Setup of job 835:
==> flow/design.v (excerpt) <==
module breakout(
    input logic clk,
    input logic right,
    input logic left,
    input logic reset,
    output logic [2:0] red,
    output logic [2:0] green,
    output logic [2:0] blue,
    output logic hsync,
    output logic vsync
    );
export LEC_CHECK = 0
export ABC_AREA = 1
export CAP_MARGIN = 0
export CELL_PAD_IN_SITES_DETAIL_PLACEMENT = 0
export CORE_ASPECT_RATIO = 0.89
export CORE_MARGIN = 2
export CORE_UTILIZATION = 46
export CTS_CLUSTER_DIAMETER = 52
export GPL_ROUTABILITY_DRIVEN = 0
export HOLD_SLACK_MARGIN = 0.11
export MIN_ROUTING_LAYER = met1
export PLACE_DENSITY_LB_ADDON = 0.07
export SETUP_SLACK_MARGIN = 1.56
export SLEW_MARGIN = 5
export TNS_END_PERCENT = 35
create_clock -name core_clock -period 6.77 [get_ports {clk}]
run.sh (not shown) runs the stock make flow with config.mk's settings and CLKGATE_MAP_FILE=.
No stage failed in job 835, and the final checks on the layout all came back clean.
The inputs of job 9495 differ from those of job 835 as listed below.
Settings: CORE_UTILIZATION now 72, was 46; CAP_MARGIN now 20, was 0; CTS_CLUSTER_DIAMETER now 350, was 52; SLEW_MARGIN now 40, was 5; HOLD_SLACK_MARGIN no longer set, was 0.11; CORE_ASPECT_RATIO no longer set, was 0.89; CELL_PAD_IN_SITES_DETAIL_PLACEMENT no longer set, was 0; SETUP_SLACK_MARGIN no longer set, was 1.56; the clock period (ns, I/O delays scaled along) now 3.9, was 6.77.
## What came out
Job 9495 finished every stage; the final checks, however, were not passed, the failures being negative setup slack. Relative to job 835, portion of the layout cell area used by clock cells decreased by 0.31 points in job 9495. The synthesized cell count was comparable across job 9495 and job 835. Critical path depth, job 9495 and job 835: larger value in job 9495. In the tables for job 9495 and job 835, sequential share of cell area reads lower with job 9495.
Setup changes, job 9495 to job 9384
Settings: MIN_ROUTING_LAYER: met1 -> unset; TNS_END_PERCENT: 35 -> unset; PLACE_DENSITY_LB_ADDON: 0.07 -> unset; SLEW_MARGIN: 40 -> 20; GPL_ROUTABILITY_DRIVEN: 0 -> unset; CTS_CLUSTER_DIAMETER: 350 -> unset; CORE_UTILIZATION: 72 -> 65; the clock period (ns, I/O delays scaled along): 3.9 -> 4.7.
==> results <==
- Job 9384 completed every stage of the flow, and the final layout passed the timing, DRC and antenna checks.
- Lower post-detailed-routing wire length was reported by job 9384, not job 9495.
- Compare job 9384 and job 9495 | multi-input gate share of the layout cell area higher: job 9384
- When job 9384 is set beside job 9495, its worst-case headroom to the max-slew limit turns out to be 27 points smaller.
- Compare job 9384 and job 9495 | register-to-register slack lower: job 9495
- Job 9384 gives less number of search-and-repair iterations in the first detailed-routing pass than job 9495 did.
- Note that the die boundary height recorded for job 9384 amounts to 1.05 times the value seen in job 9495.
- | cell area | higher: job 9495 |

---

Setup of run 1:
Starting RTL as in the previous note.
export LEC_CHECK = 0
export ABC_AREA = 1
export CAP_MARGIN = 20
export CELL_PAD_IN_SITES_DETAIL_PLACEMENT = 1
export CORE_MARGIN = 7
export CORE_UTILIZATION = 47
export CTS_CLUSTER_DIAMETER = 248
export CTS_CLUSTER_SIZE = 98
export HOLD_SLACK_MARGIN = 0.29
export PLACE_DENSITY = 0.4
export SLEW_MARGIN = 20
export TNS_END_PERCENT = 10
create_clock -name core_clock -period 8.0 [get_ports {clk}]
What run 2 does differently from run 1 at the input level:
- setting GPL_ROUTABILITY_DRIVEN to 0 for the first time
- changing CORE_MARGIN from 7 to 2
- changing CORE_UTILIZATION from 47 to 40
- removing CTS_CLUSTER_SIZE (formerly 98)
- changing HOLD_SLACK_MARGIN from 0.29 to 0.23
- removing TNS_END_PERCENT (formerly 10)
- removing PLACE_DENSITY (formerly 0.4)
- setting MAX_ROUTING_LAYER to met4 for the first time
- changing CTS_CLUSTER_DIAMETER from 248 to 291
- Changes observed in run 2 relative to run 1: placed wire-length estimate fell about 1.6%; area growth from synthesis to layout rose 0.97 points; share of the cycle needed by the critical path after routing rose 1.8 points; total power rose 3.6%.
- Per the comparison of run 2 with run 1, total core area grew by about 18%, sum of routed wire length over all layers shrank by about 1.1%, global-route wire length before repair shrank by 0.60%.
- Comparing run 2 and run 1, the higher maximum frequency is on run 1.
Inputs modified between run 2 and run 3:
- removing CELL_PAD_IN_SITES_DETAIL_PLACEMENT (formerly 1)
- changing CORE_UTILIZATION from 40 to 59
- setting TNS_END_PERCENT to 10 for the first time
- setting CTS_CLUSTER_SIZE to 100 for the first time
- removing MAX_ROUTING_LAYER (formerly met4)
- removing ABC_AREA (formerly 1)
- removing GPL_ROUTABILITY_DRIVEN (formerly 0)
- changing CTS_CLUSTER_DIAMETER from 291 to 259
- removing HOLD_SLACK_MARGIN (formerly 0.23)
[summary]
Compare run 3 and run 2 | global-route wire length before repair lower: run 3. Cmp run 3 vs run 2: combinational share of power lower in run 3. In the reports for run 3 and run 2, the larger die extent in y belongs to run 2. The final design area excluding fillers in run 3 sits 1400 um2 below the value recorded for run 2. [compare] base=run 2 new=run 3: clock network fraction of total power decreased 0.8 points; global-route usage increased 3.0 points; met3 wire length decreased about 13%. Comparing run 3 against run 2, there is no change at all in number of clock sinks. Run 2 consumes more power than run 3.
The following lists how run 4 was set up differently from run 3:
- setting PLACE_DENSITY to 0.4 for the first time
- changing CORE_MARGIN from 2 to 7
- setting ABC_AREA to 1 for the first time
- changing CTS_CLUSTER_DIAMETER from 259 to 248
- setting HOLD_SLACK_MARGIN to 0.29 for the first time
### Flow results
Total number of cells along the worst setup path, run 3 and run 4, higher one = run 4.
Run 3 did not stop at any stage, and its layout met the timing, DRC and antenna checks.
Run 4: no failed stages, no open violations at the end
Going from run 3 to run 4, final total power went down by 2.7%; final setup slack of the worst path went up by 0.32 ns; clock period minus worst slack went down by 0.32 ns.
[inputs] run 5 vs run 4
- putting SETUP_SLACK_MARGIN at 1.94 where nothing was set
- swapping 7 for 2 in CORE_MARGIN
- swapping 248 for 188 in CTS_CLUSTER_DIAMETER
- clearing HOLD_SLACK_MARGIN, which used to be 0.29
- clearing PLACE_DENSITY, which used to be 0.4
## What came out
Compared to run 4, run 5 has total power consumption of the routed design 0.63% higher. From run 5 to run 4, number of remaining DRC errors did not move at all. Between run 4 and run 5, the final routed wirelength across all metal layers does not differ in any meaningful way. Delta (run 5 minus run 4): global-route usage rose 5.4 points; worst stage delay on the critical path rose 0.25 ns; chip area estimate from yosys synthesis about even. Register-to-register slack: run 4 and run 5 compared, higher one is run 5. Area growth from synthesis to layout: run 4 vs run 5, no meaningful difference.
## Diff of input files: run 6 against run 5
- removing CTS_CLUSTER_SIZE (formerly 100)
- removing CTS_CLUSTER_DIAMETER (formerly 188)
- removing TNS_END_PERCENT (formerly 10)
- changing CORE_UTILIZATION from 59 to 67
- removing SETUP_SLACK_MARGIN (formerly 1.94)
- changing the clock period (ns, I/O delays scaled along) from 8.0 to 5.17
==> results <==
- Changes observed in run 6 relative to run 5: initial antenna violation count roughly the same; total power higher.
- Compared to run 5, run 6 has number of non-clock buffers 14 higher.
- Changes observed in run 6 relative to run 5: wire length decreased about 2.6%, core utilization of the finished layout increased 9.1 points, worst setup slack decreased 1.88 ns, design area increased 0.86%.
- The lower area growth from synthesis to layout of run 6 and run 5 is in run 5.
- Run 5 has a higher area of the die than run 6.
Power figures rest on the tool's default switching activity, not on a simulated workload.
